`design/flow/config.mk`:
```
export PLATFORM = sky130hd
export DESIGN_NAME = apb_uart
export DESIGN_NICKNAME = apb_uart
export VERILOG_FILES = /design/flow/design.v
export SDC_FILE = /design/flow/constraint.sdc
export NUM_CORES = 4
export LEC_CHECK = 0
export ABC_AREA = 1
export CAP_MARGIN = 20
export CORE_MARGIN = 2
export CORE_UTILIZATION = 70
export CTS_CLUSTER_SIZE = 16
export PLACE_DENSITY_LB_ADDON = 0.01
export SETUP_SLACK_MARGIN = 0.49
export SLEW_MARGIN = 20
```
`design/flow/constraint.sdc`:
```
create_clock -name core_clock -period 2.91 [get_ports {pclk}]
set_input_delay 0.5820 -clock core_clock [delete_from_list [all_inputs] [get_ports {pclk}]]
set_output_delay 0.5820 -clock core_clock [all_outputs]
set_load 0.01 [all_outputs]
```
`design/flow/design.v`:
```
module baud_gen #(
    parameter DIV_WIDTH = 20
)(
    input  wire                 clk,
    input  wire                 rst_n,
    input  wire [DIV_WIDTH-1:0] divisor,
    output reg                  tick_16x
);
    reg [DIV_WIDTH-1:0] counter;
    always @(posedge clk or negedge rst_n) begin
        if (!rst_n) begin
            counter  <= 0;
            tick_16x <= 0;
        end else begin
            if (divisor <= 1) begin
                tick_16x <= 1'b0;
                counter  <= 0;
            end
            else if (counter == divisor - 1) begin
                tick_16x <= 1'b1;
                counter  <= 0;
            end 
            else begin
                tick_16x <= 1'b0;
                counter  <= counter + 1;
            end
        end
    end
endmodule
module sync_fifo #(
    parameter DATA_WIDTH = 8,
    parameter DEPTH      = 16
)(
    input  wire                  clk,
    input  wire                  rst_n,
    input  wire                  wr_en,
    input  wire [DATA_WIDTH-1:0] din,
    input  wire                  rd_en,
    output wire [DATA_WIDTH-1:0] dout,  
    output wire                  full,
    output wire                  empty
);
    localparam PTR_WIDTH = $clog2(DEPTH);
    reg [DATA_WIDTH-1:0] mem [0:DEPTH-1];
    reg [PTR_WIDTH:0]    count;
    reg [PTR_WIDTH-1:0]  wr_ptr, rd_ptr;
    assign dout  = mem[rd_ptr];
    assign full  = (count == DEPTH);
    assign empty = (count == 0);
    always @(posedge clk or negedge rst_n) begin
        if (!rst_n) begin
            count  <= 0;
            wr_ptr <= 0;
            rd_ptr <= 0;
        end else begin
            case ({wr_en && !full, rd_en && !empty})
                2'b10: begin  
                    mem[wr_ptr] <= din;
                    wr_ptr      <= (wr_ptr == DEPTH-1) ? 0 : wr_ptr + 1;
                    count       <= count + 1;
                end
                2'b01: begin  
                    rd_ptr      <= (rd_ptr == DEPTH-1) ? 0 : rd_ptr + 1;
                    count       <= count - 1;
                end
                2'b11: begin  
                    mem[wr_ptr] <= din;
                    wr_ptr      <= (wr_ptr == DEPTH-1) ? 0 : wr_ptr + 1;
                    rd_ptr      <= (rd_ptr == DEPTH-1) ? 0 : rd_ptr + 1;
                end
                default: ; 
            endcase
        end
    end
endmodule
module uart_tx (
    input  wire       clk,
    input  wire       rst_n,
    input  wire       tx_start,     
    input  wire [7:0] din,          
    input  wire       s_tick,
    output reg        tx_busy,     
    output reg        tx
);
    localparam [1:0] IDLE=0, START=1, DATA=2, STOP=3;
    reg [1:0] state, next_state;
    reg [3:0] s_count;
    reg [2:0] n_count;
    reg [7:0] tx_reg;
    always @(posedge clk or negedge rst_n) begin
        if (!rst_n) begin
            state   <= IDLE;
            s_count <= 0;
            n_count <= 0;
            tx_reg  <= 0;
            tx      <= 1'b1;
        end else begin
            state <= next_state;
            case (state)
                IDLE: begin
                    tx <= 1'b1;
                    if (tx_start) begin
                        tx_reg  <= din;
                        s_count <= 0;
                    end
                end
                START: begin
                    tx <= 1'b0;
                    n_count <= 0; 
                    if (s_tick) s_count <= (s_count == 15) ? 0 : s_count + 1;
                end
                DATA: begin
                    tx <= tx_reg[0];  
                    if (s_tick) begin
                        if (s_count == 15) begin
                            s_count <= 0;
                            tx_reg  <= tx_reg >> 1;
                            if (n_count < 7) n_count <= n_count + 1;
                        end else s_count <= s_count + 1;
                    end
                end
                STOP: begin
                    tx <= 1'b1;
                    if (s_tick) begin
                        if (s_count == 15) s_count <= 0;
                        else s_count <= s_count + 1;
                    end
                end
            endcase
        end
    end
    always @(*) begin
        next_state = state;
        tx_busy    = 1'b1; 
        case (state)
            IDLE: begin
                tx_busy = 1'b0; 
                if (tx_start) next_state = START;
            end
            START: if (s_tick && s_count == 15) next_state = DATA;
            DATA:  if (s_tick && s_count == 15 && n_count == 7) next_state = STOP;
            STOP:  if (s_tick && s_count == 15) next_state = IDLE;
        endcase
    end
endmodule
module uart_rx (
    input  wire       clk,
    input  wire       rst_n,
    input  wire       rx,          
    input  wire       s_tick,
    output reg  [7:0] dout,
    output reg        rx_done_tick
);
    localparam [1:0] IDLE=0, START=1, DATA=2, STOP=3;
    reg [1:0] state, next_state;
    reg [3:0] s_count;
    reg [2:0] n_count;
    reg [7:0] rx_reg;
    always @(posedge clk or negedge rst_n) begin
        if (!rst_n) begin
            state   <= IDLE;
            s_count <= 0;
            n_count <= 0;
            rx_reg  <= 0;
            dout    <= 0;
            rx_done_tick <= 0;
        end else begin
            state <= next_state;
            rx_done_tick <= 1'b0;
            case (state)
                IDLE: if (~rx) s_count <= 0;
                START: begin
                    n_count <= 0;  
                    if (s_tick) s_count <= (s_count == 7) ? 0 : s_count + 1;
                end
                DATA: if (s_tick) begin
                    if (s_count == 15) begin
                        s_count <= 0;
                        rx_reg <= {rx, rx_reg[7:1]};
                        if (n_count < 7) n_count <= n_count + 1;
                    end else s_count <= s_count + 1;
                end
                STOP: if (s_tick) begin
                    if (s_count == 15) begin
                         rx_done_tick <= 1'b1;
                         dout <= rx_reg;
                         s_count <= 0;
                    end else s_count <= s_count + 1;
                end
            endcase
        end
    end
    always @(*) begin
        next_state = state;
        case (state)
            IDLE:  if (~rx) next_state = START;
            START: if (s_tick && s_count == 7) next_state = (~rx) ? DATA : IDLE;
            DATA:  if (s_tick && s_count == 15 && n_count == 7) next_state = STOP;
            STOP:  if (s_tick && s_count == 15) next_state = IDLE;
        endcase
    end
endmodule
    module apb_uart (
    input  wire        pclk,
    input  wire        presetn,
    input  wire [31:0] paddr,
    input  wire        psel,
    input  wire        penable,
    input  wire        pwrite,
    input  wire [31:0] pwdata,
    output reg  [31:0] prdata,
    output wire        pready,
    output wire        pslverr,
    output wire        tx_o,
    input  wire        rx_i
);
    initial begin
        if (16 < 2) $error("FIFO DEPTH must be >= 2");
    end
    wire rst_n = presetn; 
    assign pready  = 1'b1;   
    assign pslverr = 1'b0;
    reg rx_sync1, rx_sync2;
    always @(posedge pclk or negedge rst_n) begin
        if (!rst_n) begin
            rx_sync1 <= 1'b1;
            rx_sync2 <= 1'b1;
        end else begin
            rx_sync1 <= rx_i;
            rx_sync2 <= rx_sync1; 
        end
    end
    reg  [19:0] baud_divisor;
    wire        s_tick;
    wire [7:0]  tx_fifo_out, rx_fifo_out, rx_data_raw;
    wire        tx_full, tx_empty, rx_full, rx_empty;
    wire        rx_done_tick;
    wire        uart_tx_busy;
    reg         tx_fifo_rd_en;
    reg         uart_tx_start;
    reg  [7:0]  uart_tx_data_latched;
    wire wr_en = psel & penable & pwrite;
    wire rd_en = psel & penable & ~pwrite;
    wire [3:0] addr = paddr[3:0];
    localparam [1:0] S_TX_IDLE = 0, S_TX_POP = 1, S_TX_START = 2;
    reg [1:0] tx_fsm_state;
    always @(posedge pclk or negedge rst_n) begin
        if (!rst_n) begin
            tx_fsm_state   <= S_TX_IDLE;
            tx_fifo_rd_en  <= 0;
            uart_tx_start  <= 0;
            uart_tx_data_latched <= 0;
        end else begin
            tx_fifo_rd_en <= 0;
            uart_tx_start <= 0;
            case (tx_fsm_state)
                S_TX_IDLE: begin
                    if (!tx_empty && !uart_tx_busy && !uart_tx_start) begin  
                        tx_fifo_rd_en <= 1; 
                        uart_tx_data_latched <= tx_fifo_out;
                        tx_fsm_state <= S_TX_START;
                    end
                end
                S_TX_START: begin
                    uart_tx_start <= 1; 
                    tx_fsm_state  <= S_TX_IDLE;
                end
                default: tx_fsm_state <= S_TX_IDLE;
            endcase
        end
    end
    always @(posedge pclk or negedge rst_n) begin
        if (!rst_n) baud_divisor <= 20'd325;
        else if (wr_en && addr == 4'h08) baud_divisor <= pwdata[19:0];
    end
    always @(*) begin
        prdata = 32'b0;
        case (addr)
            4'h00: prdata = {24'b0, rx_fifo_out}; 
            4'h04: prdata = {30'b0, rx_empty, tx_full};
            4'h08: prdata = {12'b0, baud_divisor};
            default: prdata = 32'b0;
        endcase
    end
    baud_gen #(.DIV_WIDTH(20)) u_baud (
        .clk(pclk), .rst_n(rst_n),
        .divisor(baud_divisor), .tick_16x(s_tick)
    );
    sync_fifo #(.DATA_WIDTH(8), .DEPTH(16)) u_tx_fifo (
        .clk(pclk), .rst_n(rst_n),
        .wr_en(wr_en && (addr == 4'h00)),
        .din(pwdata[7:0]),
        .rd_en(tx_fifo_rd_en), 
        .dout(tx_fifo_out), 
        .full(tx_full), .empty(tx_empty)
    );
    uart_tx u_tx (
        .clk(pclk), .rst_n(rst_n),
        .tx_start(uart_tx_start),
        .din(uart_tx_data_latched),
        .s_tick(s_tick),
        .tx_busy(uart_tx_busy),
        .tx(tx_o)
    );
    sync_fifo #(.DATA_WIDTH(8), .DEPTH(16)) u_rx_fifo (
        .clk(pclk), .rst_n(rst_n),
        .wr_en(rx_done_tick),
        .din(rx_data_raw),
        .rd_en(rd_en && (addr == 4'h00)),
        .dout(rx_fifo_out),
        .full(rx_full), .empty(rx_empty)
    );
    uart_rx u_rx (
        .clk(pclk), .rst_n(rst_n),
        .rx(rx_sync2), 
        .s_tick(s_tick),
        .dout(rx_data_raw),
        .rx_done_tick(rx_done_tick)
    );
endmodule
```
`design/flow/run.sh`:
```
#!/bin/bash
# the make line also repeats each setting of config.mk as NAME=value (left out here)
make -C /OpenROAD-flow-scripts/flow DESIGN_CONFIG=/design/flow/config.mk WORK_HOME=/design/flow/orfs CLKGATE_MAP_FILE= finish
```
==> results_slide.txt, run 1 <==
Flow Results at a Glance

Outcome
  • Status: finished with violations
  • Failed Checks: setup timing

Yosys
  • #FFs+latches synth: between 300 and 400
  • YS chip area: 17300 sq um
  • Top-count cell post-synth: nand2_1
  • Main logic family: simple AND/OR/NAND/NOR gates
  • Post-Syn Area: 17300 sq um
  • Simple share: 0.214
  • Cells after synthesis: ~1700
  • Top area contributor share: 0.446
  • Mean Syn Cell Area: 10.2 sq um
  • Yosys xor share: 0.0178
  • Post-synth seq share: 0.632
  • Synthesis Warnings: 6
  • Ys cells: 1689
  • Synth Area in Adders: 0.0292
  • Ao+oa area frac: 0.0588
  • Post-synth top flop: edfxtp_1
  • Ys async rst share: 0.333
  • Dominant cells by area after synthesis: edfxtp_1, dfrtp_1, nand2_1
  • Post-synth cell types: 51
  • Post-synth top area cell: edfxtp_1
  • Top cells by count: nand2_1, edfxtp_1, nor2_1
  • Synth mux share: 0
  • Post-synth EDFFs: 256

Global routing
  • Largest net degree at the start of global routing: 129
  • Vias in the first global route: 13797
  • GRT Util Overall: 0.371
  • Initial antenna violation count: 0
  • Gr ovfl total: 0
  • Global-route wire length before repair: approximately 74000 um

Floorplanning
  • Starting density of the core: 0.711
  • Die Size: roughly 26000 sq um
  • Die Y: roughly 160 um
  • Core area: 24200 sq um
  • # rows: ~57
  • Die width: 161 um
  • Num ports: 105

Job
  • Count of tool warnings: 88
  • Max Cap Violations: 0

Pwr
  • Comb pwr share: 0.230
  • Sequential share of power: 0.432
  • Pwr Density: between 600 and 700 nW/um^2
  • Clock Power Share: 0.337
  • Top pwr grp: sequential cells
  • Clk. pwr: around 4.9 mW
  • Switch Pwr: 4.55 mW
  • Internal: 10.1 mW
  • Sequential power: 6.34 mW
  • Static leakage: 9.10 nW
  • Worst VDD drop: 0.808 mV
  • Switching share of power: 0.310
  • Comb power: 3.37 mW

Timing
  • Setup Skew: 0.0237 ns
  • RSZ-0062 raised after global routing: true
  • Highest Clock Rate: between 0.2 and 0.3 GHz
  • Setup WS post-layout: -0.436 ns
  • Fin. max-slew vios: 0
  • Worst slew pin tran: between 0.8 and 0.9 ns
  • Final-report setup violation count: 8
  • Period Utilization, post-route: 1.15
  • Final Hold Fails: 0
  • Tmin final: 3.35 ns
  • Slew margin rel.: 0.428

Route
  • TritonRoute pass-1 iters: 6
  • DRC viols: 0
  • Antenna cells: 0
  • Avg WL per Cell: 23.9 um
  • DR iter-0 viols: 2021
  • Via count: about 15000
  • Total routed wirelength: 53900 um
  • Via-to-Cell Ratio: 6.50
  • Antenna viol nets, final: 0

Setup path
  • Slowest CP cell: dfrtp_2
  • Most frequent CP cell: nand2_1
  • CP delay by family, top: simple AND/OR/NAND/NOR gates
  • Crit. End Element: primary output
  • FF-to-FF setup slack: 0.26 ns
  • CP arrival: about 2.8 ns
  • Crit path from: u_rx_fifo.rd_ptr[1]
  • R2R cell count: 18
  • Worst path max stage delay: 0.47 ns
  • Chain of cells forming the critical path: inv_4, ha_4, inv_6, nor2_2, buf_4, a22o_1, nor2_2, nand4_1, nor2_1, nand2_1, nand2_1, nand2_1, buf_2
  • CP Launch Type: flop
  • CP Max Fanout: 4
  • WS Path Type: reg -> out
  • R2R Path End: u_rx_fifo.count[3]
  • Levels on crit path: 13
  • CP Buf/Inv Count: 4
  • CP endpoint: prdata[2]
  • R2R Path Start: u_rx_fifo.count[3]
  • Critical Path RT: roughly 2.3 ns

Clock network
  • CTS Sinks: 384
  • Clk latency of the worst-skew pair: 0.54 ns
  • CTS Buf Count: 39
  • CTS tree: done
  • Hold Buf Count CTS: 0
  • Clock slew at reported path FFs: about 0.060 ns
  • Clk root buf: clkbuf_16
  • Longest Clk Path Bufs: 3
  • Depth of the CTS H-tree: 2

Layout
  • Area grow syn2layout: 24.8%
  • Core Util, Final: 0.888
  • Nets: 2016
  • Fillers: slightly below 1000
  • Final non-filler cell total: 2259

Place
  • IO buf count: about 50
  • Hpwl dp: 28400 um
  • Placed Cells: 2136
  • Routability cong.: 0.885

Min path
  • Hold Path Class: in -> async
==> stage by stage <==
stage / area (sq um) / setup slack [ns] / power [mW] / setup TNS (ns) / hold slack, ns
2_1_floorplan: 17400 / 0.321 / 7.68 / 0 / 0.286
3_3_place_gp: 18900 / -0.220 / 8.50 / -13.71 / 0.346
3_5_place_dp: 18900 / -0.289 / 8.61 / -22.40 / 0.348
4_1_cts: 20800 / -0.207 / 13.8 / -1.36 / 0.219
5_1_grt: 21500 / -0.515 / 15.0 / -3.02 / 0.243
6_report: 21500 / -0.436 / 14.7 / -2.43 / 0.184
==> area by class of cell <==
cell class,count,area [sq um],area share
inverter,169,681,0.0316
clock inverter,12,128,0.00593
multi-input combinational,1117,6460,0.300
tap,324,405,0.0188
timing repair buffer,195,1820,0.0845
timing repair inverter,1,11.3,0.000523
sequential,384,10900,0.507
clock buffer,57,1100,0.0513
==> layer usage <==
| metal | wire (um) | vias up | track usage | share of wire |
|---|---|---|---|---|
| met5 | 0 | - | 0 | 0 |
| met4 | 2860 | 0 | 0.152 | 0.053 |
| met3 | 5910 | 254 | 0.0586 | 0.11 |
| met2 | 26600 | 1232 | 0.633 | 0.49 |
| met1 | 18600 | 7053 | 0.484 | 0.34 |
| li1 | - | 6145 | - | - |
==> what timing repair did <==
action | 4_1_cts | 5_1_grt
gates cloned | 2 | 0
gates resized | 193 | 180
endpoints found under the hold margin | 0 | 0
setup buffers | 29 | 23
pin swaps | 64 | 76
endpoints found under the setup margin | 300 | 307
==> run 2, diff against run 1 <==
Settings changed: CAP_MARGIN 20 to 35, CORE_ASPECT_RATIO set to 1.89, CORE_MARGIN 2 to 10, CORE_UTILIZATION 70 to 31, CTS_CLUSTER_SIZE 16 to not set, GPL_ROUTABILITY_DRIVEN set to 0, MIN_ROUTING_LAYER set to met2, PLACE_DENSITY_LB_ADDON 0.01 to 0.07, SETUP_SLACK_MARGIN 0.49 to -0.09.
Clock period 2.91 ns to 2.96 ns, I/O delays scaled along.
==> results_slide.txt, run 2 <==
Flow Results at a Glance

Place
  • IO buf count: 50 (unchanged)
  • Placed Area: 19700 sq um (was 18900 sq um)
  • Hpwl dp: 37900 um (was 28400 um)
  • Placed Cells: 2583 (was 2136)

Floorplanning
  • Die Size: 66000 sq um (was 25900 sq um)
  • Num ports: 105 (unchanged)
  • Starting density of the core: 0.314 (was 0.711)
  • Core area: 54900 sq um (was 24200 sq um)
  • Die Y: 344 um (was 161 um)
  • Die width: 192 um (was 161 um)
  • # rows: 118 (was 57)

Yosys
  • Post-synth cell types: 51 (unchanged)
  • Synth mux share: 0 (unchanged)
  • Mean Syn Cell Area: 10.2 sq um (unchanged)
  • #FFs+latches synth: 384 (unchanged)
  • Cells after synthesis: 1689 (unchanged)
  • Post-Syn Area: 17300 sq um (unchanged)
  • Yosys xor share: 0.0178 (unchanged)
  • Post-synth EDFFs: 256 (unchanged)
  • Dominant cells by area after synthesis: edfxtp_1, dfrtp_1, nand2_1 (unchanged)
  • Post-synth top area cell: edfxtp_1 (unchanged)
  • Synth Area in Adders: 0.0292 (unchanged)
  • Top-count cell post-synth: nand2_1 (unchanged)
  • Simple share: 0.214 (unchanged)
  • Synthesis Warnings: 6 (unchanged)
  • Top area contributor share: 0.446 (unchanged)
  • Main logic family: simple AND/OR/NAND/NOR gates (unchanged)
  • Top cells by count: nand2_1, edfxtp_1, nor2_1 (unchanged)
  • Post-synth seq share: 0.632 (unchanged)
  • Ys cells: 1689 (unchanged)
  • Ys async rst share: 0.333 (unchanged)
  • Post-synth top flop: edfxtp_1 (unchanged)
  • YS chip area: 17300 sq um (unchanged)
  • Ao+oa area frac: 0.0588 (unchanged)

Pwr
  • Comb power: 2.74 mW (was 3.37 mW)
  • Clk. pwr: 5.25 mW (was 4.94 mW)
  • Internal: 10.0 mW (was 10.1 mW)
  • Switching share of power: 0.293 (was 0.310)
  • Pwr Density: 659 nW/um^2 (was 681 nW/um^2)
  • Worst VDD drop: 0.447 mV (was 0.808 mV)
  • Switch Pwr: 4.15 mW (was 4.55 mW)
  • Clock Power Share: 0.370 (was 0.337)
  • Sequential share of power: 0.437 (was 0.432)
  • Comb pwr share: 0.193 (was 0.230)
  • Top pwr grp: sequential cells (unchanged)
  • Sequential power: 6.19 mW (was 6.34 mW)
  • Static leakage: 9.02 nW (was 9.10 nW)

Timing
  • Highest Clock Rate: 0.300 GHz
  • Final Hold Fails: 0 (unchanged)
  • TNS Setup: -2.43 ns (about the same)
  • Final-report setup violation count: 8 (unchanged)
  • Setup Skew: 0.0276 ns (was 0.0237 ns)
  • Setup WS post-layout: -0.368 ns (was -0.436 ns)
  • Fin. max-slew vios: 0 (unchanged)
  • Tmin final: 3.33 ns
  • RSZ-0062 raised after global routing: true (unchanged)
  • Period Utilization, post-route: 1.12 (was 1.15)
  • Slew margin rel.: 0.364 (was 0.428)
  • Worst slew pin tran: 0.951 ns (was 0.856 ns)

Setup path
  • R2R Path Start: u_tx_fifo.count[1] (was u_rx_fifo.count[3])
  • Chain of cells forming the critical path: inv_4, ha_4, inv_6, nand2_1, a221oi_1, nand3_2, inv_2, buf_6, buf_6, nor3_4, o21ai_2, buf_2 (was inv_4, ha_4, inv_6, nor2_2, buf_4, a22o_1, nor2_2, nand4_1, nor2_1, nand2_1, nand2_1, nand2_1, buf_2)
  • CP delay by family, top: buffers and inverters (was simple AND/OR/NAND/NOR gates)
  • CP arrival: 2.74 ns (was 2.76 ns)
  • FF-to-FF setup slack: 0.26 ns (about the same)
  • Most frequent CP cell: buf_6 (was nand2_1)
  • Levels on crit path: 12 (was 13)
  • Critical Path RT: 2.37 ns (was 2.33 ns)
  • R2R cell count: 15 (was 18)
  • Slowest CP cell: dfrtp_2 (unchanged)
  • R2R Path End: u_tx_fifo.count[4] (was u_rx_fifo.count[3])
  • CP Buf/Inv Count: 6 (was 4)
  • CP Max Fanout: 4 (unchanged)
  • Crit path from: u_rx_fifo.rd_ptr[0] (was u_rx_fifo.rd_ptr[1])
  • Worst path max stage delay: 0.46 ns (was 0.47 ns)
  • WS Path Type: reg -> out (unchanged)
  • Crit. End Element: primary output (unchanged)
  • CP Launch Type: flop (unchanged)
  • CP endpoint: prdata[7] (was prdata[2])

Job
  • Max Cap Violations: 0 (unchanged)
  • Count of tool warnings: 85 (was 88)

Clock network
  • Hold Buf Count CTS: 0 (unchanged)
  • Longest Clk Path Bufs: 3 (unchanged)
  • CTS Sinks: 384 (unchanged)
  • Clk latency of the worst-skew pair: 0.57 ns (was 0.54 ns)
  • CTS Buf Count: 39 (unchanged)
  • Depth of the CTS H-tree: 2 (unchanged)
  • CTS tree: done (unchanged)
  • Clk root buf: clkbuf_16 (unchanged)
  • Clock slew at reported path FFs: 0.07 ns (was 0.06 ns)

Global routing
  • Vias in the first global route: 18866 (was 13797)
  • Initial antenna violation count: 0 (unchanged)
  • Largest net degree at the start of global routing: 63 (was 129)
  • Global-route wire length before repair: 77700 um (was 73900 um)
  • Met2 usage: 0.319 (was 0.633)
  • GRT Util Overall: 0.236 (was 0.371)
  • Global routing's busiest layer: met2 (unchanged)
  • Met3 usage: 0.249 (was 0.0586)
  • Met1 usage: 0 (was 0.484)
  • Gr ovfl total: 0 (unchanged)

Route
  • TritonRoute pass-1 iters: 51 (was 6)
  • Via count: 17421 (was 14684)
  • Antenna cells: 0 (unchanged)
  • DR iter-0 viols: 2796 (was 2021)
  • Avg WL per Cell: 19.6 um (was 23.9 um)
  • Total routed wirelength: 52300 um (was 53900 um)
  • DRC viols: 2 (was 0)
  • Antenna viol nets, final: 0 (unchanged)
  • Via-to-Cell Ratio: 6.53 (was 6.50)

Outcome
  • Failed Checks: DRC, setup timing (was setup timing)
  • Status: finished with violations (unchanged)

Layout
  • Fillers: 5505 (was 979)
  • Final non-filler cell total: 2666 (was 2259)
  • Area grow syn2layout: 24.6% (was 24.8%)
  • Cell area after layout: 21500 sq um (about the same)
  • Nets: 2026 (was 2016)

Min path
  • Hold Path Class: in -> async (unchanged)
## run 2: cell type report
type	count	area, sq um	share of cell area
Inverter	169	654	0.0304
Clock inverter	26	308	0.0143
Timing Repair Buffer	206	1860	0.0864
Sequential cell	384	10900	0.507
Clock buffer	44	995	0.0463
Tap cell	720	901	0.0419
Multi-Input combinational cell	1117	5880	0.273
## run 2: through the flow
stage	power (mW)	worst slack [ns]	utilization	hold WS [ns]
6_report	14.2	-0.368	0.391	0.0645
4_1_cts	14.1	-0.327	0.387	0.248
3_5_place_dp	8.74	-0.479	0.359	0.351
3_3_place_gp	8.72	-0.450	0.358	0.351
2_1_floorplan	7.54	0.268	-	0.296
5_1_grt	14.8	-0.471	0.391	0.0939
## run 2: timing repair
item,in CTS,in global routing
setup buffers,13,2
pin swaps,29,19
endpoints found under the setup margin,20,9
gates resized,120,43
gates cloned,0,0
## run 2: layer usage
metal,up-vias,part of all wire
met1,6284,0
met2,4571,0.57
met4,2,0.10
li1,6121,-
met5,-,0.0011
met3,443,0.33
==> run 3, diff against run 2 <==
Settings changed: CAP_MARGIN 35 to 20, CORE_ASPECT_RATIO 1.89 to not set, CORE_MARGIN 10 to 2, CORE_UTILIZATION 31 to 70, CTS_CLUSTER_DIAMETER set to 362, CTS_CLUSTER_SIZE set to 16, GPL_ROUTABILITY_DRIVEN 0 to not set, HOLD_SLACK_MARGIN set to -0.1, MIN_ROUTING_LAYER met2 to not set, PLACE_DENSITY_LB_ADDON 0.07 to not set, SETUP_SLACK_MARGIN -0.09 to not set.
Clock period 2.96 ns to 2.37 ns, I/O delays scaled along.
==> results_slide.txt, run 3 <==
Flow Results at a Glance

Outcome
  • Status: finished with violations (unchanged)
  • Failed Checks: hold timing, setup timing (was DRC, setup timing)

Pwr
  • Switch Pwr: 5.04 mW (was 4.15 mW)
  • Static leakage: 8.94 nW (was 9.02 nW)
  • Comb pwr share: 0.249 (was 0.193)
  • Clock Power Share: 0.275 (was 0.370)
  • Worst VDD drop: 0.772 mV (was 0.447 mV)
  • Comb power: 4.03 mW (was 2.74 mW)
  • Top pwr grp: sequential cells (unchanged)
  • Pwr Density: 762 nW/um^2 (was 659 nW/um^2)
  • Internal: 11.1 mW (was 10.0 mW)
  • Sequential share of power: 0.477 (was 0.437)
  • Tot Pwr: 16.2 mW (was 14.2 mW)
  • Clk. pwr: 4.44 mW (was 5.25 mW)
  • Switching share of power: 0.312 (was 0.293)
  • Sequential power: 7.72 mW (was 6.19 mW)

Setup path
  • R2R Path End: u_tx_fifo.mem[13][1] (was u_tx_fifo.count[4])
  • CP endpoint: prdata[1] (was prdata[7])
  • CP Buf/Inv Count: 6 (unchanged)
  • CP arrival: 2.80 ns (was 2.74 ns)
  • Most frequent CP cell: nand2_1 (was buf_6)
  • Crit path from: u_rx_fifo.rd_ptr[0] (unchanged)
  • CP Max Fanout: 6 (was 4)
  • R2R cell count: 14 (was 15)
  • FF-to-FF setup slack: -0.28 ns (was 0.26 ns)
  • CP delay by family, top: simple AND/OR/NAND/NOR gates (was buffers and inverters)
  • Levels on crit path: 14 (was 12)
  • R2R Path Start: u_tx_fifo.count[1] (unchanged)
  • Worst path max stage delay: 0.44 ns (was 0.46 ns)
  • Slowest CP cell: dfrtp_2 (unchanged)
  • Critical Path RT: 1.90 ns (was 2.37 ns)
  • Chain of cells forming the critical path: buf_6, ha_4, inv_4, nor2_4, buf_6, nor4_4, nand3_2, inv_2, buf_6, nand2_1, nand2_1, nand2_1, nand2_1, buf_2 (was inv_4, ha_4, inv_6, nand2_1, a221oi_1, nand3_2, inv_2, buf_6, buf_6, nor3_4, o21ai_2, buf_2)
  • WS Path Type: reg -> out (unchanged)
  • CP Launch Type: flop (unchanged)
  • Crit. End Element: primary output (unchanged)

Place
  • Dpl ws: -0.774 ns (was -0.479 ns)
  • IO buf count: 50 (unchanged)
  • Routability cong.: 0.955
  • Hpwl dp: 29800 um (was 37900 um)

Yosys
  • Top area contributor share: 0.446 (unchanged)
  • Dominant cells by area after synthesis: edfxtp_1, dfrtp_1, nand2_1 (unchanged)
  • #FFs+latches synth: 384 (unchanged)
  • Main logic family: simple AND/OR/NAND/NOR gates (unchanged)
  • Post-synth top flop: edfxtp_1 (unchanged)
  • Mean Syn Cell Area: 10.2 sq um (unchanged)
  • Post-synth top area cell: edfxtp_1 (unchanged)
  • Cells after synthesis: 1689 (unchanged)
  • Simple share: 0.214 (unchanged)
  • Post-synth EDFFs: 256 (unchanged)
  • Ao+oa area frac: 0.0588 (unchanged)
  • YS chip area: 17300 sq um (unchanged)
  • Post-Syn Area: 17300 sq um (unchanged)
  • Synthesis Warnings: 6 (unchanged)
  • Post-synth cell types: 51 (unchanged)
  • Synth Area in Adders: 0.0292 (unchanged)
  • Ys cells: 1689 (unchanged)
  • Post-synth seq share: 0.632 (unchanged)
  • Ys async rst share: 0.333 (unchanged)
  • Synth mux share: 0 (unchanged)
  • Top-count cell post-synth: nand2_1 (unchanged)
  • Yosys xor share: 0.0178 (unchanged)
  • Top cells by count: nand2_1, edfxtp_1, nor2_1 (unchanged)

Floorplanning
  • Die Y: 161 um (was 344 um)
  • # rows: 57 (was 118)
  • Die width: 161 um (was 192 um)
  • Num ports: 105 (unchanged)
  • Starting density of the core: 0.711 (was 0.314)
  • Core area: 24200 sq um (was 54900 sq um)
  • Die Size: 25900 sq um (was 66000 sq um)

Clock network
  • CTS tree: done (unchanged)
  • Clk root buf: clkbuf_16 (unchanged)
  • Longest Clk Path Bufs: 3 (unchanged)
  • CTS Buf Count: 27 (was 39)
  • CTS Sinks: 384 (unchanged)
  • Clock slew at reported path FFs: 0.07 ns (about the same)
  • Depth of the CTS H-tree: 1 (was 2)
  • Clk latency of the worst-skew pair: 0.60 ns (was 0.57 ns)

Global routing
  • Vias in the first global route: 13041 (was 18866)
  • Largest net degree at the start of global routing: 129 (was 63)
  • Initial antenna violation count: 0 (unchanged)
  • Global-route wire length before repair: 68000 um (was 77700 um)
  • GRT Util Overall: 0.338 (was 0.236)
  • Gr ovfl total: 0 (unchanged)

Route
  • Total routed wirelength: 50200 um (was 52300 um)
  • Avg WL per Cell: 22.1 um (was 19.6 um)
  • Antenna viol nets, final: 0 (unchanged)
  • Via-to-Cell Ratio: 6.24 (was 6.53)
  • DRC viols: 0 (was 2)
  • TritonRoute pass-1 iters: 7 (was 51)
  • DR iter-0 viols: 2023 (was 2796)
  • Via count: 14174 (was 17421)

Timing
  • Slew margin rel.: 0.430 (was 0.364)
  • Final-report setup violation count: 210 (was 8)
  • Highest Clock Rate: between 0.3 and 0.4 GHz
  • Worst slew pin tran: 0.855 ns (was 0.951 ns)
  • RSZ-0062 raised after global routing: true (unchanged)
  • TNS Setup: -29.70 ns (was -2.43 ns)
  • Worst hold slack: -0.112 ns (was 0.0645 ns)
  • Tmin final: 3.28 ns
  • Final Hold Fails: 13 (was 0)
  • Period Utilization, post-route: 1.38 (was 1.12)
  • Fin. max-slew vios: 0 (unchanged)
  • Setup WS post-layout: -0.909 ns (was -0.368 ns)
  • Setup Skew: 0.0444 ns (was 0.0276 ns)

Layout
  • Core Util, Final: 0.876 (was 0.391)
  • Area grow syn2layout: 23.2% (was 24.6%)
  • Nets: 2034 (was 2026)

Job
  • Count of tool warnings: 91 (was 85)
  • Max Cap Violations: 0 (unchanged)

Min path
  • Hold Path Class: in -> async (unchanged)
-- run 3: routing by layer --
| metal | share of wire | wire [um] | global-route usage | vias to the layer above |
|---|---|---|---|---|
| met4 | 0.059 | 2960 | 0.126 | 0 |
| met3 | 0.091 | 4550 | 0.0426 | 236 |
| met2 | 0.49 | 24700 | 0.569 | 958 |
| met1 | 0.36 | 18000 | 0.459 | 6803 |
| met5 | 0 | 0 | 0 | - |
| li1 | - | - | - | 6177 |
-- run 3: final cells by class --
| class | instances | area (sq um) |
|---|---|---|
| diodes | 1 | 2.50 |
| clock buffers | 49 | 758 |
| clock inverters | 1 | 20.0 |
| fillers | 1088 | 3000 |
| inverters | 169 | 664 |
| multi-input cells | 1117 | 6480 |
| flip-flops and latches | 384 | 10900 |
| well taps | 324 | 405 |
| repair buffers | 226 | 2010 |
-- run 3: repair_timing --
item,CTS,global route
gates cloned,0,1
endpoints found under the setup margin,261,301
pin swaps,44,78
hold buffers,0,0
gates resized,181,185
setup buffers,15,29
-- run 3: stage by stage --
stage                     cells  hold WS [ns]  area [sq um]
after floorplan            1701         0.178         17300
after global placement     2185         0.346         19100
after detailed placement   2185         0.347         19100
after global routing       2270      -0.00969         21200
final                      2271        -0.112         21200
after CTS                  2249        0.0468         20300
==> run 4, diff against run 3 <==
Settings changed: CORE_UTILIZATION 70 to 68, CTS_CLUSTER_DIAMETER 362 to 355, CTS_CLUSTER_SIZE 16 to 15, HOLD_SLACK_MARGIN -0.1 to not set, PLACE_DENSITY_LB_ADDON set to 0.01, SETUP_SLACK_MARGIN set to 0.8.
Clock period 2.37 ns to 2.79 ns, I/O delays scaled along.
==> results_slide.txt, run 4 <==
Flow Results at a Glance

Setup path
  • Most frequent CP cell: buf_6 (was nand2_1)
  • R2R cell count: 15 (was 14)
  • CP Buf/Inv Count: 5 (was 6)
  • FF-to-FF setup slack: 0.12 ns (was -0.28 ns)
  • Worst path max stage delay: 0.42 ns (was 0.44 ns)
  • CP arrival: 2.62 ns (was 2.80 ns)
  • Crit path from: u_rx_fifo.rd_ptr[1] (was u_rx_fifo.rd_ptr[0])
  • R2R Path End: u_tx_fifo.count[4] (was u_tx_fifo.mem[13][1])
  • Critical Path RT: 2.23 ns (was 1.90 ns)
  • CP delay by family, top: buffers and inverters (was simple AND/OR/NAND/NOR gates)
  • CP Launch Type: flop (unchanged)
  • CP endpoint: prdata[7] (was prdata[1])
  • Slowest CP cell: dfrtp_1 (was dfrtp_2)
  • Levels on crit path: 11 (was 14)
  • Chain of cells forming the critical path: buf_6, ha_4, inv_6, buf_6, nand2_2, a221oi_2, nand3_2, buf_4, o21ai_0, o21ai_1, buf_2 (was buf_6, ha_4, inv_4, nor2_4, buf_6, nor4_4, nand3_2, inv_2, buf_6, nand2_1, nand2_1, nand2_1, nand2_1, buf_2)
  • R2R Path Start: u_tx_fifo.count[1] (unchanged)
  • Crit. End Element: primary output (unchanged)
  • CP Max Fanout: 4 (was 6)
  • WS Path Type: reg -> out (unchanged)

Yosys
  • Top cells by count: nand2_1, edfxtp_1, nor2_1 (unchanged)
  • Post-Syn Area: 17300 sq um (unchanged)
  • Simple share: 0.214 (unchanged)
  • Ao+oa area frac: 0.0588 (unchanged)
  • Post-synth cell types: 51 (unchanged)
  • Synthesis Warnings: 6 (unchanged)
  • Main logic family: simple AND/OR/NAND/NOR gates (unchanged)
  • Mean Syn Cell Area: 10.2 sq um (unchanged)
  • Post-synth EDFFs: 256 (unchanged)
  • Synth Area in Adders: 0.0292 (unchanged)
  • Cells after synthesis: 1689 (unchanged)
  • Post-synth seq share: 0.632 (unchanged)
  • Top area contributor share: 0.446 (unchanged)
  • Dominant cells by area after synthesis: edfxtp_1, dfrtp_1, nand2_1 (unchanged)
  • Top-count cell post-synth: nand2_1 (unchanged)
  • Ys async rst share: 0.333 (unchanged)
  • Synth mux share: 0 (unchanged)
  • Ys cells: 1689 (unchanged)
  • Yosys xor share: 0.0178 (unchanged)
  • Post-synth top flop: edfxtp_1 (unchanged)
  • #FFs+latches synth: 384 (unchanged)
  • YS chip area: 17300 sq um (unchanged)
  • Post-synth top area cell: edfxtp_1 (unchanged)

Global routing
  • Largest net degree at the start of global routing: 129 (unchanged)
  • Gr ovfl total: 0 (unchanged)
  • Met3 usage: 0.0513 (was 0.0426)
  • Global routing's busiest layer: met2 (unchanged)
  • GRT Util Overall: 0.354 (was 0.338)
  • Met1 usage: 0.477 (was 0.459)
  • Initial antenna violation count: 0 (unchanged)
  • Vias in the first global route: 13313 (was 13041)
  • Global-route wire length before repair: 71800 um (was 68000 um)
  • Met2 usage: 0.589 (was 0.569)

Layout
  • Area grow syn2layout: 30.0% (was 23.2%)
  • Core Util, Final: 0.896 (was 0.876)
  • Fillers: 985 (was 1088)
  • Final non-filler cell total: 2276 (was 2271)
  • Nets: 2031 (was 2034)

Min path
  • Hold Path Class: in -> async (unchanged)

Timing
  • Slew margin rel.: 0.346 (was 0.430)
  • Final Hold Fails: 4 (was 13)
  • Setup WS post-layout: -0.386 ns (was -0.909 ns)
  • Worst hold slack: -0.0172 ns (was -0.112 ns)
  • Highest Clock Rate: 0.315 GHz
  • Setup Skew: 0.0194 ns (was 0.0444 ns)
  • Tmin final: 3.18 ns
  • Worst slew pin tran: 0.981 ns (was 0.855 ns)
  • RSZ-0062 raised after global routing: true (unchanged)
  • Period Utilization, post-route: 1.14 (was 1.38)
  • Fin. max-slew vios: 0 (unchanged)
  • Final-report setup violation count: 8 (was 210)
  • TNS Setup: -2.68 ns (was -29.70 ns)

Clock network
  • Longest Clk Path Bufs: 3 (unchanged)
  • CTS Buf Count: 29 (was 27)
  • CTS Sinks: 384 (unchanged)
  • Hold Buf Count CTS: 0 (unchanged)
  • Clock slew at reported path FFs: 0.07 ns (about the same)
  • Clk latency of the worst-skew pair: 0.58 ns (was 0.60 ns)
  • CTS tree: done (unchanged)
  • Clk root buf: clkbuf_16 (unchanged)
  • Depth of the CTS H-tree: 1 (unchanged)

Outcome
  • Status: finished with violations (unchanged)
  • Failed Checks: hold timing, setup timing (unchanged)

Route
  • DR iter-0 viols: 2211 (was 2023)
  • Via count: 14570 (was 14174)
  • Avg WL per Cell: 24.0 um (was 22.1 um)
  • Total routed wirelength: 54600 um (was 50200 um)
  • DRC viols: 0 (unchanged)
  • Antenna viol nets, final: 0 (unchanged)
  • Via-to-Cell Ratio: 6.40 (was 6.24)
  • TritonRoute pass-1 iters: 6 (was 7)

Place
  • Placed Cells: 2135 (was 2185)
  • IO buf count: 50 (unchanged)
  • Hpwl dp: 29200 um (was 29800 um)
  • Dpl ws: -0.152 ns (was -0.774 ns)
  • Routability cong.: 0.905 (was 0.955)

Pwr
  • Top pwr grp: sequential cells (unchanged)
  • Comb power: 4.23 mW (was 4.03 mW)
  • Switching share of power: 0.331 (was 0.312)
  • Static leakage: 9.19 nW (was 8.94 nW)
  • Internal: 9.87 mW (was 11.1 mW)
  • Pwr Density: 659 nW/um^2 (was 762 nW/um^2)
  • Sequential share of power: 0.447 (was 0.477)
  • Worst VDD drop: 0.646 mV (was 0.772 mV)
  • Comb pwr share: 0.287 (was 0.249)
  • Switch Pwr: 4.89 mW (was 5.04 mW)
  • Clk. pwr: 3.94 mW (was 4.44 mW)
  • Sequential power: 6.60 mW (was 7.72 mW)
  • Clock Power Share: 0.267 (was 0.275)

Job
  • Count of tool warnings: 89 (was 91)
  • Max Cap Violations: 0 (unchanged)

Floorplanning
  • Die Y: 163 um (was 161 um)
  • Die width: 163 um (was 161 um)
  • Num ports: 105 (unchanged)
  • # rows: 58 (was 57)
  • Starting density of the core: 0.689 (was 0.711)
  • Die Size: 26700 sq um (was 25900 sq um)
  • Core area: 25000 sq um (was 24200 sq um)
-- run 4: layer usage --
layer	wire, um	vias to the layer above
li1	-	6161
met1	19000	7030
met2	27000	1133
met3	5430	246
met4	3100	0
met5	0	-
-- run 4: layout make-up --
type,count,area [sq um],share of cell area
repair buffers,218,2270,0.101
flip-flops and latches,384,10900,0.487
diodes,1,2.50,0.000112
clock inverters,2,17.5,0.000781
inverters,169,723,0.0322
clock buffers,52,812,0.0362
repair inverters,2,17.5,0.000781
well taps,330,413,0.0184
multi-input cells,1118,7250,0.323
-- run 4: repair_timing --
item,in CTS,in global routing
setup endpoints to repair,326,339
buffers inserted,26,55
gates resized,269,243
pin swaps,61,97
hold endpoints to repair,0,0
cloned,2,3
-- run 4: stage by stage --
step	cell area, sq um	power (mW)
2_1_floorplan	17800	8.14
3_3_place_gp	19400	8.98
3_5_place_dp	19400	9.10
4_1_cts	21100	13.3
5_1_grt	22400	15.2
6_report	22400	14.8
==> run 5, diff against run 4 <==
Settings changed: ABC_AREA 1 to not set, CELL_PAD_IN_SITES_GLOBAL_PLACEMENT set to 0, CORE_ASPECT_RATIO set to 1.53, CORE_UTILIZATION 68 to 50, CTS_CLUSTER_DIAMETER 355 to not set, CTS_CLUSTER_SIZE 15 to not set, GPL_ROUTABILITY_DRIVEN set to 0, GPL_TIMING_DRIVEN set to 1, MIN_ROUTING_LAYER set to met1, PLACE_DENSITY set to 0.53, PLACE_DENSITY_LB_ADDON 0.01 to not set, SETUP_SLACK_MARGIN 0.8 to 0.02.
Clock period 2.79 ns to 2.93 ns, I/O delays scaled along.
==> results_slide.txt, run 5 <==
Flow Results at a Glance

Yosys
  • Post-synth top flop: edfxtp_1 (unchanged)
  • Dominant cells by area after synthesis: edfxtp_1, dfrtp_1, mux2_2 (was edfxtp_1, dfrtp_1, nand2_1)
  • Post-synth cell types: 77 (was 51)
  • Post-synth EDFFs: 256 (unchanged)
  • Ao+oa area frac: 0.119 (was 0.0588)
  • Main logic family: AND-OR/OR-AND gates (was simple AND/OR/NAND/NOR gates)
  • Ys cells: 1340 (was 1689)
  • Synth mux share: 0.0436 (was 0)
  • Yosys xor share: 0.0261 (was 0.0178)
  • Top area contributor share: 0.448 (was 0.446)
  • Top cells by count: edfxtp_1, nand2_1, dfrtp_1 (was nand2_1, edfxtp_1, nor2_1)
  • Ys async rst share: 0.333 (unchanged)
  • #FFs+latches synth: 384 (unchanged)
  • Synth Area in Adders: 0.0293 (was 0.0292)
  • Top-count cell post-synth: edfxtp_1 (was nand2_1)
  • Cells after synthesis: 1340 (was 1689)
  • Mean Syn Cell Area: 12.8 sq um (was 10.2 sq um)
  • Post-synth top area cell: edfxtp_1 (unchanged)
  • Synthesis Warnings: 6 (unchanged)
  • Post-Syn Area: 17100 sq um (was 17300 sq um)
  • Simple share: 0.111 (was 0.214)
  • Post-synth seq share: 0.636 (was 0.632)
  • YS chip area: 17100 sq um (was 17300 sq um)

Timing
  • Period Utilization, post-route: 1.16 (was 1.14)
  • Setup WS post-layout: -0.462 ns (was -0.386 ns)
  • RSZ-0062 raised after global routing: true (unchanged)
  • Setup Skew: 0.0209 ns (was 0.0194 ns)
  • Final Hold Fails: 0 (was 4)
  • Highest Clock Rate: between 0.2 and 0.3 GHz
  • Worst slew pin tran: 0.893 ns (was 0.981 ns)
  • Fin. max-slew vios: 0 (unchanged)
  • Slew margin rel.: 0.403 (was 0.346)
  • Tmin final: 3.39 ns
  • Final-report setup violation count: 24 (was 8)

Clock network
  • Clk root buf: clkbuf_16 (unchanged)
  • Clock slew at reported path FFs: 0.06 ns (was 0.07 ns)
  • Longest Clk Path Bufs: 3 (unchanged)
  • CTS Sinks: 384 (unchanged)
  • CTS Buf Count: 39 (was 29)
  • Clk latency of the worst-skew pair: 0.55 ns (was 0.58 ns)
  • Depth of the CTS H-tree: 2 (was 1)
  • CTS tree: done (unchanged)

Route
  • DRC viols: 0 (unchanged)
  • Antenna viol nets, final: 0 (unchanged)
  • Via count: 11678 (was 14570)
  • TritonRoute pass-1 iters: 5 (was 6)
  • Antenna cells: 0 (was 1)
  • Via-to-Cell Ratio: 5.83 (was 6.40)
  • DR iter-0 viols: 852 (was 2211)
  • Total routed wirelength: 45000 um (was 54600 um)
  • Avg WL per Cell: 22.5 um (was 24.0 um)

Layout
  • Core Util, Final: 0.629 (was 0.896)
  • Area grow syn2layout: 23.5% (was 30.0%)
  • Final non-filler cell total: 2002 (was 2276)
  • Fillers: 2725 (was 985)
  • Nets: 1656 (was 2031)

Setup path
  • R2R Path End: u_baud.counter[6] (was u_tx_fifo.count[4])
  • FF-to-FF setup slack: -0.03 ns (was 0.12 ns)
  • Chain of cells forming the critical path: buf_6, inv_4, ha_4, buf_16, a222oi_1, mux2i_1, a221oi_2, buf_4, a21oi_2, a21o_1, buf_2 (was buf_6, ha_4, inv_6, buf_6, nand2_2, a221oi_2, nand3_2, buf_4, o21ai_0, o21ai_1, buf_2)
  • Slowest CP cell: dfrtp_1 (unchanged)
  • CP Max Fanout: 8 (was 4)
  • R2R cell count: 9 (was 15)
  • Crit path from: u_rx_fifo.rd_ptr[1] (unchanged)
  • R2R Path Start: baud_divisor[7] (was u_tx_fifo.count[1])
  • Levels on crit path: 11 (unchanged)
  • Crit. End Element: primary output (unchanged)
  • Critical Path RT: 2.34 ns (was 2.23 ns)
  • Worst path max stage delay: 0.40 ns (was 0.42 ns)
  • CP Launch Type: flop (unchanged)
  • CP arrival: 2.81 ns (was 2.62 ns)
  • CP endpoint: prdata[4] (was prdata[7])
  • CP delay by family, top: AND-OR/OR-AND gates (was buffers and inverters)
  • WS Path Type: reg -> out (unchanged)
  • CP Buf/Inv Count: 5 (unchanged)

Outcome
  • Failed Checks: setup timing (was hold timing, setup timing)
  • Status: finished with violations (unchanged)

Pwr
  • Internal: 10.1 mW (was 9.87 mW)
  • Static leakage: 8.44 nW (was 9.19 nW)
  • Top pwr grp: sequential cells (unchanged)
  • Switch Pwr: 4.21 mW (was 4.89 mW)
  • Worst VDD drop: 0.642 mV (was 0.646 mV)
  • Comb pwr share: 0.227 (was 0.287)
  • Clock Power Share: 0.328 (was 0.267)
  • Comb power: 3.24 mW (was 4.23 mW)
  • Pwr Density: 675 nW/um^2 (was 659 nW/um^2)
  • Sequential power: 6.36 mW (was 6.60 mW)
  • Switching share of power: 0.294 (was 0.331)
  • Clk. pwr: 4.69 mW (was 3.94 mW)
  • Tot Pwr: 14.3 mW (was 14.8 mW)
  • Sequential share of power: 0.445 (was 0.447)

Min path
  • Hold Path Class: in -> async (unchanged)

Floorplanning
  • Die width: 154 um (was 163 um)
  • # rows: 83 (was 58)
  • Core area: 33600 sq um (was 25000 sq um)
  • Die Y: 233 um (was 163 um)
  • Die Size: 35800 sq um (was 26700 sq um)
  • Starting density of the core: 0.509 (was 0.689)
  • Num ports: 105 (unchanged)

Job
  • Count of tool warnings: 87 (was 89)
  • Max Cap Violations: 0 (unchanged)

Global routing
  • Global-route wire length before repair: 68200 um (was 71800 um)
  • Vias in the first global route: 11870 (was 13313)
  • Initial antenna violation count: 1 (was 0)
  • GRT Util Overall: 0.251 (was 0.354)
  • Largest net degree at the start of global routing: 64 (was 129)
  • Gr ovfl total: 0 (unchanged)

Place
  • IO buf count: 50 (unchanged)
  • Hpwl dp: 30700 um (was 29200 um)
  • Placed Cells: 1904 (was 2135)
-- run 5: final cells by class --
class                      count  area, sq um  area share
clock buffer                  58         1070      0.0504
clock inverter                13          115     0.00544
inverter                      38          145     0.00686
multi-input combinational    844         6210       0.293
sequential                   384        10900       0.515
tap                          425          532      0.0251
timing repair buffer         240         2190       0.103
-- run 5: timing repair --
action	CTS	global route
pin swaps	27	30
gates cloned	2	1
setup buffers	13	13
resized	112	68
endpoints found under the setup margin	50	100
hold buffers	0	0
-- run 5: stage by stage --
stage | hold WS (ns) | setup TNS [ns] | area, sq um | setup slack, ns
2_1_floorplan | 0.290 | 0 | 17200 | 0.0274
3_3_place_gp | 0.346 | -53.46 | 19200 | -0.373
3_5_place_dp | 0.354 | -66.54 | 19200 | -0.409
4_1_cts | 0.109 | -2.94 | 20800 | -0.558
5_1_grt | 0.127 | -5.25 | 21200 | -0.548
6_report | 0.120 | -2.79 | 21200 | -0.462
-- run 5: metal layers --
| metal | track usage | part of all wire |
|---|---|---|
| met1 | 0.288 | 0.38 |
| met2 | 0.460 | 0.53 |
| met3 | 0.0333 | 0.038 |
| met4 | 0.123 | 0.050 |
| met5 | 0 | 0 |
==> run 6, diff against run 5 <==
Settings changed: CELL_PAD_IN_SITES_DETAIL_PLACEMENT set to 1, CELL_PAD_IN_SITES_GLOBAL_PLACEMENT 0 to not set, CORE_ASPECT_RATIO 1.53 to not set, CORE_UTILIZATION 50 to 40, GPL_ROUTABILITY_DRIVEN 0 to not set, GPL_TIMING_DRIVEN 1 to not set, HOLD_SLACK_MARGIN set to 0.08, MIN_ROUTING_LAYER met1 to not set, PLACE_DENSITY 0.53 to 0.52, SETUP_SLACK_MARGIN 0.02 to not set, SLEW_MARGIN 20 to 35.
Clock period 2.93 ns to 4.2 ns, I/O delays scaled along.
==> results_slide.txt, run 6 <==
Flow Results at a Glance

Timing
  • Highest Clock Rate: 0.245 GHz
  • Tmin final: 4.08 ns
  • Fin. max-slew vios: 0 (unchanged)
  • Final-report setup violation count: 0 (was 24)
  • Final Hold Fails: 0 (unchanged)
  • Period Utilization, post-route: 0.971 (was 1.16)
  • Worst slew pin tran: 0.927 ns (was 0.893 ns)
  • TNS Setup: 0 ns (was -2.79 ns)
  • Slew margin rel.: 0.380 (was 0.403)
  • RSZ-0062 raised after global routing: true (unchanged)
  • Setup Skew: 0.0221 ns (was 0.0209 ns)

Clock network
  • Longest Clk Path Bufs: 3 (unchanged)
  • CTS Sinks: 384 (unchanged)
  • Hold Buf Count CTS: 0 (unchanged)
  • Clk root buf: clkbuf_16 (unchanged)
  • Depth of the CTS H-tree: 2 (unchanged)
  • CTS Buf Count: 43 (was 39)
  • Clock slew at reported path FFs: 0.05 ns (was 0.06 ns)
  • CTS tree: done (unchanged)
  • Clk latency of the worst-skew pair: 0.57 ns (was 0.55 ns)

Global routing
  • GRT Util Overall: 0.203 (was 0.251)
  • Vias in the first global route: 11805 (was 11870)
  • Largest net degree at the start of global routing: 106 (was 64)
  • Initial antenna violation count: 1 (unchanged)
  • Gr ovfl total: 0 (unchanged)
  • Global-route wire length before repair: 69600 um (was 68200 um)

Place
  • Hpwl dp: 29300 um (was 30700 um)
  • Placed Cells: 1913 (was 1904)
  • Routability cong.: 0.803
  • IO buf count: 50 (unchanged)

Pwr
  • Comb pwr share: 0.182 (was 0.227)
  • Switching share of power: 0.288 (was 0.294)
  • Sequential share of power: 0.448 (was 0.445)
  • Sequential power: 4.48 mW (was 6.36 mW)
  • Internal: 7.14 mW (was 10.1 mW)
  • Static leakage: 7.68 nW (was 8.44 nW)
  • Top pwr grp: sequential cells (unchanged)
  • Worst VDD drop: 0.315 mV (was 0.642 mV)
  • Clk. pwr: 3.71 mW (was 4.69 mW)
  • Clock Power Share: 0.371 (was 0.328)
  • Tot Pwr: 10.0 mW (was 14.3 mW)
  • Pwr Density: 505 nW/um^2 (was 675 nW/um^2)
  • Switch Pwr: 2.88 mW (was 4.21 mW)
  • Comb power: 1.82 mW (was 3.24 mW)

Route
  • WL met2: 21800 um (was 23800 um)
  • DRC viols: 0 (unchanged)
  • Avg WL per Cell: 22.2 um (was 22.5 um)
  • Via count: 11273 (was 11678)
  • Antenna viol nets, final: 0 (unchanged)
  • DR iter-0 viols: 687 (was 852)
  • WL met3: 1560 um (was 1720 um)
  • Antenna cells: 0 (unchanged)
  • Highest routed layer: met4 (unchanged)
  • Metal1 wirelength: 19700 um (was 17200 um)
  • Total routed wirelength: 44200 um (was 45000 um)
  • TritonRoute pass-1 iters: 7 (was 5)
  • Via-to-Cell Ratio: 5.66 (was 5.83)

Yosys
  • Mean Syn Cell Area: 12.8 sq um (unchanged)
  • Synthesis Warnings: 6 (unchanged)
  • Simple share: 0.111 (unchanged)
  • Dominant cells by area after synthesis: edfxtp_1, dfrtp_1, mux2_2 (unchanged)
  • Cells after synthesis: 1340 (unchanged)
  • Post-synth seq share: 0.636 (unchanged)
  • Post-synth top flop: edfxtp_1 (unchanged)
  • Post-synth cell types: 77 (unchanged)
  • YS chip area: 17100 sq um (unchanged)
  • Synth mux share: 0.0436 (unchanged)
  • Post-Syn Area: 17100 sq um (unchanged)
  • #FFs+latches synth: 384 (unchanged)
  • Ao+oa area frac: 0.119 (unchanged)
  • Post-synth EDFFs: 256 (unchanged)
  • Top area contributor share: 0.448 (unchanged)
  • Yosys xor share: 0.0261 (unchanged)
  • Top cells by count: edfxtp_1, nand2_1, dfrtp_1 (unchanged)
  • Ys async rst share: 0.333 (unchanged)
  • Ys cells: 1340 (unchanged)
  • Synth Area in Adders: 0.0293 (unchanged)
  • Top-count cell post-synth: edfxtp_1 (unchanged)
  • Post-synth top area cell: edfxtp_1 (unchanged)
  • Main logic family: AND-OR/OR-AND gates (unchanged)

Floorplanning
  • Die Size: 44500 sq um (was 35800 sq um)
  • Core area: 42100 sq um (was 33600 sq um)
  • Die width: 211 um (was 154 um)
  • Die Y: 211 um (was 233 um)
  • # rows: 75 (was 83)
  • Num ports: 105 (unchanged)
  • Starting density of the core: 0.407 (was 0.509)

Job
  • Max Cap Violations: 0 (unchanged)
  • Count of tool warnings: 86 (was 87)

Setup path
  • Crit path from: u_rx_fifo.rd_ptr[1] (unchanged)
  • Worst path max stage delay: 0.52 ns (was 0.40 ns)
  • WS Path Type: reg -> out (unchanged)
  • Critical Path RT: 3.36 ns (was 2.34 ns)
  • R2R cell count: 10 (was 9)
  • CP delay by family, top: AND-OR/OR-AND gates (unchanged)
  • CP Max Fanout: 12 (was 8)
  • CP arrival: 3.24 ns (was 2.81 ns)
  • Levels on crit path: 9 (was 11)
  • Chain of cells forming the critical path: inv_1, ha_4, buf_4, a22o_1, a221oi_1, a21oi_1, o221ai_1, o31ai_1, clkdlybuf4s50_1 (was buf_6, inv_4, ha_4, buf_16, a222oi_1, mux2i_1, a221oi_2, buf_4, a21oi_2, a21o_1, buf_2)
  • Crit. End Element: primary output (unchanged)
  • R2R Path End: u_baud.counter[9] (was u_baud.counter[6])
  • R2R Path Start: baud_divisor[1] (was baud_divisor[7])
  • CP Buf/Inv Count: 3 (was 5)
  • CP endpoint: prdata[1] (was prdata[4])
  • Slowest CP cell: a221oi_1 (was dfrtp_1)
  • CP Launch Type: flop (unchanged)
  • FF-to-FF setup slack: 0.98 ns (was -0.03 ns)

Min path
  • Hold Path Class: in -> async (unchanged)

Outcome
  • Status: timing/DRC/antenna clean (was finished with violations)

Layout
  • Nets: 1528 (was 1656)
  • Fillers: 4295 (was 2725)
  • Area grow syn2layout: 15.7% (was 23.5%)
  • Final non-filler cell total: 1993 (was 2002)
==> run 6: cell type report <==
class / count / area, sq um / share of cell area
repair buffers: 108 / 977 / 0.0493
well taps: 539 / 674 / 0.0340
multi-input cells: 844 / 5770 / 0.291
clock inverters: 20 / 201 / 0.0102
inverters: 38 / 143 / 0.00719
flip-flops and latches: 384 / 10900 / 0.550
clock buffers: 60 / 1170 / 0.0590
==> run 6: timing repair <==
item	in CTS	in global routing
endpoints found under the setup margin	6	7
pin swaps	0	1
buffers inserted	0	0
gates resized	7	8
==> run 6: metrics by stage <==
step                area, sq um   util  worst slack [ns]  hold slack [ns]
CTS                       19800  0.470           0.00323            0.156
detailed placement        18400  0.437             0.360            0.377
global placement          18400  0.437             0.244            0.370
finish                    19800  0.471             0.120            0.181
floorplan                 17200      -             0.527            0.345
global route              19800  0.471           0.00236            0.170
==> run 6: routing by layer <==
| metal | vias up | track usage |
|---|---|---|
| li1 | 5177 | - |
| met1 | 5835 | 0.269 |
| met2 | 191 | 0.343 |
| met3 | 70 | 0.0302 |
| met4 | 0 | 0.0668 |
| met5 | - | 0 |
==> run 7, diff against run 6 <==
Settings changed: ABC_AREA set to 1, CELL_PAD_IN_SITES_DETAIL_PLACEMENT 1 to not set, CELL_PAD_IN_SITES_GLOBAL_PLACEMENT set to 3, CORE_ASPECT_RATIO set to 1.57, CORE_MARGIN 2 to 3, CORE_UTILIZATION 40 to 49, GPL_ROUTABILITY_DRIVEN set to 1, GPL_TIMING_DRIVEN set to 1, HOLD_SLACK_MARGIN 0.08 to 0.1, MAX_ROUTING_LAYER set to met4, MIN_ROUTING_LAYER set to met2, PLACE_DENSITY 0.52 to not set, PLACE_DENSITY_LB_ADDON set to 0.05, SETUP_SLACK_MARGIN set to 0.49, SLEW_MARGIN 35 to 10, TNS_END_PERCENT set to 60.
Clock period 4.2 ns to 7.75 ns, I/O delays scaled along.
==> results_slide.txt, run 7 <==
Physical Implementation Snapshot

Yosys
  • Mean Syn Cell Area: 10.2 sq um (was 12.8 sq um)
  • Post-synth top flop: edfxtp_1 (unchanged)
  • Post-synth cell types: 51 (was 77)
  • Ys async rst share: 0.333 (unchanged)
  • Ao+oa area frac: 0.0588 (was 0.119)
  • Top area contributor share: 0.446 (was 0.448)
  • Synth mux share: 0 (was 0.0436)
  • Cells after synthesis: 1689 (was 1340)
  • Post-Syn Area: 17300 sq um (was 17100 sq um)
  • Post-synth seq share: 0.632 (was 0.636)
  • Synth Area in Adders: 0.0292 (was 0.0293)
  • Top-count cell post-synth: nand2_1 (was edfxtp_1)
  • Simple share: 0.214 (was 0.111)
  • Synthesis Warnings: 6 (unchanged)
  • Yosys xor share: 0.0178 (was 0.0261)
  • Top cells by count: nand2_1, edfxtp_1, nor2_1 (was edfxtp_1, nand2_1, dfrtp_1)
  • Post-synth EDFFs: 256 (unchanged)
  • Post-synth top area cell: edfxtp_1 (unchanged)
  • Dominant cells by area after synthesis: edfxtp_1, dfrtp_1, nand2_1 (was edfxtp_1, dfrtp_1, mux2_2)
  • Ys cells: 1689 (was 1340)
  • Main logic family: simple AND/OR/NAND/NOR gates (was AND-OR/OR-AND gates)
  • YS chip area: 17300 sq um (was 17100 sq um)
  • #FFs+latches synth: 384 (unchanged)

Floorplanning
  • Die Size: 37600 sq um (was 44500 sq um)
  • # rows: 85 (was 75)
  • Die width: 156 um (was 211 um)
  • Core area: 34600 sq um (was 42100 sq um)
  • Starting density of the core: 0.499 (was 0.407)
  • Die Y: 241 um (was 211 um)

Outcome
  • Status: stopped before the end (was timing/DRC/antenna clean)
  • Halt Reason: [ERROR FLW-0024] Place density exceeds 1.0 (current PLACE_DENSITY_LB_ADDON =  0.05). Please check if the value of  PLACE_DENSITY_LB_ADDON is between 0 and 0.99.
  • Fail Step: global placement without I/O
==> run 8, diff against run 7 <==
Settings changed: CELL_PAD_IN_SITES_GLOBAL_PLACEMENT 3 to 2, CORE_ASPECT_RATIO 1.57 to 0.86, CORE_MARGIN 3 to 7, CORE_UTILIZATION 49 to 20, CTS_CLUSTER_DIAMETER set to 254, GPL_TIMING_DRIVEN 1 to not set, HOLD_SLACK_MARGIN 0.1 to not set, MAX_ROUTING_LAYER met4 to not set, MIN_ROUTING_LAYER met2 to not set, PLACE_DENSITY set to 0.7, PLACE_DENSITY_LB_ADDON 0.05 to not set, SETUP_SLACK_MARGIN 0.49 to not set, SLEW_MARGIN 10 to 20, TNS_END_PERCENT 60 to not set.
Clock period 7.75 ns to 5.25 ns, I/O delays scaled along.
==> results_slide.txt, run 8 <==
Flow Results at a Glance

Outcome
  • Status: timing/DRC/antenna clean (was stopped before the end)

Yosys
  • Cells after synthesis: 1689 (unchanged)
  • Ys async rst share: 0.333 (unchanged)
  • YS chip area: 17300 sq um (unchanged)
  • Main logic family: simple AND/OR/NAND/NOR gates (unchanged)
  • Mean Syn Cell Area: 10.2 sq um (unchanged)
  • Top-count cell post-synth: nand2_1 (unchanged)
  • Synth mux share: 0 (unchanged)
  • Post-synth top area cell: edfxtp_1 (unchanged)
  • Ys cells: 1689 (unchanged)
  • Post-synth top flop: edfxtp_1 (unchanged)
  • Dominant cells by area after synthesis: edfxtp_1, dfrtp_1, nand2_1 (unchanged)
  • Synth Area in Adders: 0.0292 (unchanged)
  • Synthesis Warnings: 6 (unchanged)
  • Post-synth seq share: 0.632 (unchanged)
  • Ao+oa area frac: 0.0588 (unchanged)
  • Top area contributor share: 0.446 (unchanged)
  • Post-synth cell types: 51 (unchanged)
  • Post-Syn Area: 17300 sq um (unchanged)
  • #FFs+latches synth: 384 (unchanged)
  • Simple share: 0.214 (unchanged)
  • Top cells by count: nand2_1, edfxtp_1, nor2_1 (unchanged)
  • Yosys xor share: 0.0178 (unchanged)
  • Post-synth EDFFs: 256 (unchanged)

Setup path
  • Worst path max stage delay: 0.64 ns
  • R2R Path Start: u_tx_fifo.count[1]
  • R2R cell count: 8
  • CP delay by family, top: buffers and inverters
  • CP Max Fanout: 9
  • CP endpoint: prdata[7]
  • Critical Path RT: approximately 4.2 ns
  • R2R Path End: u_tx_fifo.mem[14][1]
  • CP arrival: 3.92 ns
  • FF-to-FF setup slack: 2.22 ns
  • CP Buf/Inv Count: 4
  • WS Path Type: reg -> out
  • Crit path from: u_rx_fifo.rd_ptr[0]
  • Slowest CP cell: clkdlybuf4s50_1
  • CP Launch Type: flop
  • Levels on crit path: 10
  • Crit. End Element: primary output
  • Chain of cells forming the critical path: inv_1, ha_1, inv_1, nor2_1, buf_4, nor4_1, nand3_1, o21ai_0, o21ai_0, clkdlybuf4s50_1

Floorplanning
  • Die Y: 286 um (was 241 um)
  • Die width: 331 um (was 156 um)
  • # rows: 99 (was 85)
  • Die Size: 94700 sq um (was 37600 sq um)
  • Core area: 85100 sq um (was 34600 sq um)
  • Starting density of the core: 0.203 (was 0.499)
  • Num ports: 105

Route
  • DR iter-0 viols: 931
  • Via-to-Cell Ratio: 4.12
  • Via count: 12135
  • WL met2: 20100 um
  • Antenna viol nets, final: 0
  • Highest routed layer: met5
  • DRC viols: 0
  • Total routed wirelength: 46900 um
  • Metal1 wirelength: 23300 um
  • TritonRoute pass-1 iters: 5
  • WL met3: 2520 um
  • Avg WL per Cell: 15.9 um

Timing
  • Worst hold slack: roughly 0.35 ns
  • Highest Clock Rate: slightly above 0.2 GHz
  • Slew margin rel.: 0.370
  • TNS Setup: 0 ns
  • Setup Skew: 0.0338 ns
  • Tmin final: 4.97 ns
  • Final Hold Fails: 0
  • RSZ-0062 raised after global routing: false
  • Worst slew pin tran: 0.941 ns
  • Fin. max-slew vios: 0
  • Period Utilization, post-route: 0.947
  • Final-report setup violation count: 0

Job
  • Count of tool warnings: 83
  • Max Cap Violations: 0

Pwr
  • Internal: 5.48 mW
  • Switching share of power: 0.289
  • Static leakage: 8.27 nW
  • Top pwr grp: sequential cells
  • Comb power: 1.15 mW
  • Worst VDD drop: 0.256 mV
  • Pwr Density: 372 nW/um^2
  • Clock Power Share: 0.399
  • Sequential power: 3.47 mW
  • Tot Pwr: 7.70 mW
  • Clk. pwr: 3.08 mW
  • Switch Pwr: 2.22 mW
  • Sequential share of power: 0.451
  • Comb pwr share: 0.150

Clock network
  • CTS tree: done
  • CTS Sinks: about 380
  • Clk root buf: clkbuf_16
  • Depth of the CTS H-tree: 2
  • Longest Clk Path Bufs: 3
  • CTS Buf Count: around 44
  • Clock slew at reported path FFs: 0.06 ns
  • Hold Buf Count CTS: 0
  • Resized cells post-CTS: 0
  • Postcts setup bufs: 0
  • Clk latency of the worst-skew pair: 0.60 ns

Min path
  • Worst Hold End: rx_sync2
  • Worst hold path cell count: 0
  • HP Start: rx_sync1
  • Hold Path Class: reg -> reg

Layout
  • Fillers: 8983
  • Core Util, Final: 0.243
  • Nets: 1906
  • Area grow syn2layout: 20.0%
  • Final non-filler cell total: around 2900

Place
  • Placed Cells: 2862
  • IO buf count: around 50
  • Routability cong.: 0.804
  • Hpwl dp: between 30000 and 40000 um

Global routing
  • Global-route wire length before repair: 71500 um
  • Gr ovfl total: 0
  • Vias in the first global route: 11998
  • GRT Util Overall: 0.0967
  • Initial antenna violation count: 4
  • Largest net degree at the start of global routing: 52
## run 8: cell type report
cell class	instances	area, sq um	area share
sequential	384	10900	0.527
multi-input combinational	1117	5580	0.269
tap	1111	1390	0.0671
clock buffer	56	1150	0.0554
timing repair buffer	81	734	0.0355
inverter	169	634	0.0306
clock inverter	26	314	0.0152
antenna	2	5.00	0.000242
## run 8: stage by stage
| step | setup slack (ns) | instance area, sq um |
|---|---|---|
| finish | 0.276 | 20700 |
| global route | 0.0582 | 20700 |
| CTS | 0.198 | 20700 |
| detailed placement | 0.612 | 19200 |
| global placement | 0.563 | 19200 |
| floorplan | 2.10 | 17300 |
## run 8: metal layers
metal	track usage	vias up
li1	-	5934
met1	0.140	5895
met2	0.144	248
met3	0.0209	56
met4	0.0285	2
met5	0	-
Power and IR drop assume default switching activity.
